## LearningMachine
module LearningMachine(input clk,rst, start, input [6:0] x1Data,x2Data, input [1:0] tData, output[1:0] signYin, output[13:0] w1,w2,b,Yin,output ReadEn, Ready);
export LEC_CHECK = 0
export CAP_MARGIN = 5
export CORE_MARGIN = 2
export CORE_UTILIZATION = 72
export CTS_CLUSTER_DIAMETER = 52
export CTS_CLUSTER_SIZE = 31
export PLACE_DENSITY = 0.65
export SETUP_SLACK_MARGIN = 0.21
export SLEW_MARGIN = 20
create_clock -name core_clock -period 8.42 [get_ports {clk}]
run.sh (not shown) runs the stock make flow with config.mk's settings and CLKGATE_MAP_FILE=.
Edit:
==> flow/config.mk (replaced) <==
export PLATFORM = sky130hd
export DESIGN_NAME = LearningMachine
export DESIGN_NICKNAME = LearningMachine
export VERILOG_FILES = /design/flow/design.v
export SDC_FILE = /design/flow/constraint.sdc
export NUM_CORES = 4
export LEC_CHECK = 0
export CAP_MARGIN = 20
export CORE_MARGIN = 2
export CORE_UTILIZATION = 39
export SLEW_MARGIN = 20
==> flow/constraint.sdc (replaced) <==
create_clock -name core_clock -period 9.33 [get_ports {clk}]
set_input_delay 1.8660 -clock core_clock [delete_from_list [all_inputs] [get_ports {clk}]]
set_output_delay 1.8660 -clock core_clock [all_outputs]
set_load 0.01 [all_outputs]
Outcome: The new run completed without violations; fmax went down by 8.2%; first-iteration DRC count went down by 56%; non-clock buffer count went down by 34; die area went up by 81%; global-route usage went down by 18 points; synthesized cell count stays the same; hold slack barely changes.

* * *

LearningMachine again, from the RTL that the note above started with.
export LEC_CHECK = 0
export ABC_AREA = 1
export CAP_MARGIN = 30
export CORE_MARGIN = 2
export CORE_UTILIZATION = 72
export CTS_CLUSTER_DIAMETER = 31
export PLACE_DENSITY = 0.35
export SLEW_MARGIN = 20
create_clock -name core_clock -period 7.0 [get_ports {clk}]
The starting point never finished: it broke off in 4_1_cts (DPL-0033).
Rerun with:
- CORE_UTILIZATION: 72 -> 70
- CTS_CLUSTER_SIZE: unset -> 15
- PLACE_DENSITY: 0.35 -> unset
- PLACE_DENSITY_LB_ADDON: unset -> 0.2
With this change the flow never finished: it broke off in 5_1_grt on GRT-0232.
Die area rose by a few percent.
Area after synthesis stays the same.
Synthesized cell count stays the same.
Rerun with:
- ABC_AREA: 1 -> unset
- CAP_MARGIN: 30 -> 20
- CORE_UTILIZATION: 70 -> 40
- CTS_CLUSTER_DIAMETER: 31 -> unset
- CTS_CLUSTER_SIZE: 15 -> unset
- PLACE_DENSITY_LB_ADDON: 0.2 -> unset
- clock period: 7.0 -> 12.0 ns (I/O delays scaled with it)
With this change the flow produced a clean layout; area after synthesis falls by 2.3%; synthesized cell count falls by 18%; die area rises by 68%.
Rerun with:
- CELL_PAD_IN_SITES_GLOBAL_PLACEMENT: unset -> 1
- CORE_ASPECT_RATIO: unset -> 0.67
- CORE_MARGIN: 2 -> 9
- CORE_UTILIZATION: 40 -> 21
- GPL_ROUTABILITY_DRIVEN: unset -> 1
- MAX_ROUTING_LAYER: unset -> met4
- MIN_ROUTING_LAYER: unset -> met1
- SLEW_MARGIN: 20 -> 10
- TNS_END_PERCENT: unset -> 80
What happened:
- routed wire length rose by 19%
- final cell count rises by 22%
- hold slack loses 0.0065 ns

* * *

Setup of raven:
Starting RTL as in the previous note.
==> flow/config.mk <==
export PLATFORM = sky130hd
export DESIGN_NAME = LearningMachine
export DESIGN_NICKNAME = LearningMachine
export VERILOG_FILES = /design/flow/design.v
export SDC_FILE = /design/flow/constraint.sdc
export NUM_CORES = 4
export LEC_CHECK = 0
export ABC_AREA = 1
export CAP_MARGIN = 10
export CORE_MARGIN = 2
export CORE_UTILIZATION = 72
export CTS_CLUSTER_DIAMETER = 26
export CTS_CLUSTER_SIZE = 13
export GPL_TIMING_DRIVEN = 1
export MAX_ROUTING_LAYER = met4
export MIN_ROUTING_LAYER = met1
export PLACE_DENSITY = 0.77
export SETUP_SLACK_MARGIN = -0.37
export SLEW_MARGIN = 40
==> flow/constraint.sdc <==
create_clock -name core_clock -period 5.37 [get_ports {clk}]
set_input_delay 1.0740 -clock core_clock [delete_from_list [all_inputs] [get_ports {clk}]]
set_output_delay 1.0740 -clock core_clock [all_outputs]
set_load 0.01 [all_outputs]
raven failed in clock tree synthesis with DPL-0038.
Setup changes, raven to harbor
Settings: ABC_AREA removed (was 1); PLACE_DENSITY removed (was 0.77); SETUP_SLACK_MARGIN removed (was -0.37); CORE_UTILIZATION changed from 72 to 68; SLEW_MARGIN changed from 40 to 20; CTS_CLUSTER_SIZE changed from 13 to 34; the clock period (ns, I/O delays scaled along) changed from 5.37 to 7.81.
## What came out
- Changes observed in harbor relative to raven: full die area rose 3.3%, placement-stage worst setup slack increased by 2450 ps relative to the old numbers, estimated wirelength of the detail-placed design decreased by about 30% relative to the old numbers.
- Although harbor finished all stages, its layout failed final checks on negative setup slack.
- Going from raven to harbor, count of instantiated cells in the yosys netlist fell by 18%, synthesized cell area -210 um^2, total instance count after detailed placement shrank by 353, mean instance size in the synthesized netlist picked up an extra about 20%, cell area after placement lost 1500 um^2.
diff inputs: harbor => tundra
Settings: CORE_MARGIN: 2 -> 6; CORE_UTILIZATION: 68 -> 55; PLACE_DENSITY: unset -> 0.77; CTS_CLUSTER_SIZE: 34 -> unset; GPL_TIMING_DRIVEN: 1 -> 0; the clock period (ns, I/O delays scaled along): 7.81 -> 9.61.
==> results <==
tundra reached the end of the flow, and the finished layout is clean on the timing, design-rule and antenna checks.
Summary of tundra over harbor: combinational fraction of the cell area up 0.87 points.
The final reports for tundra and harbor show routed length on met2 lower in the former.
[compare] base=harbor new=tundra: sequential share of cell area went up, delay contributed by the slowest stage of the critical path went down.
Inputs modified between tundra and quartz:
Settings: clearing PLACE_DENSITY, which used to be 0.77; putting TNS_END_PERCENT at 55 where nothing was set; putting SETUP_SLACK_MARGIN at 2.22 where nothing was set; putting GPL_ROUTABILITY_DRIVEN at 1 where nothing was set; putting PLACE_DENSITY_LB_ADDON at 0.06 where nothing was set; swapping met1 for met2 in MIN_ROUTING_LAYER; swapping 10 for 25 in CAP_MARGIN; putting CELL_PAD_IN_SITES_GLOBAL_PLACEMENT at 1 where nothing was set; swapping 26 for 351 in CTS_CLUSTER_DIAMETER.
[summary]
- Total inserted antenna cells for quartz: 2 up relative to tundra
- Of quartz and tundra, the run reporting the higher hold slack was quartz.
- The register clock-pin slew on the reported worst setup and hold paths was comparable across quartz and tundra.
- Looking at quartz and tundra, the clock latency at the later pin of the worst-skew pair is a wash.
- Diff tundra -> quartz: share of final layout cell area taken by non-clock buffers saw an increase, overall routing resource usage picked up an extra 21 points.
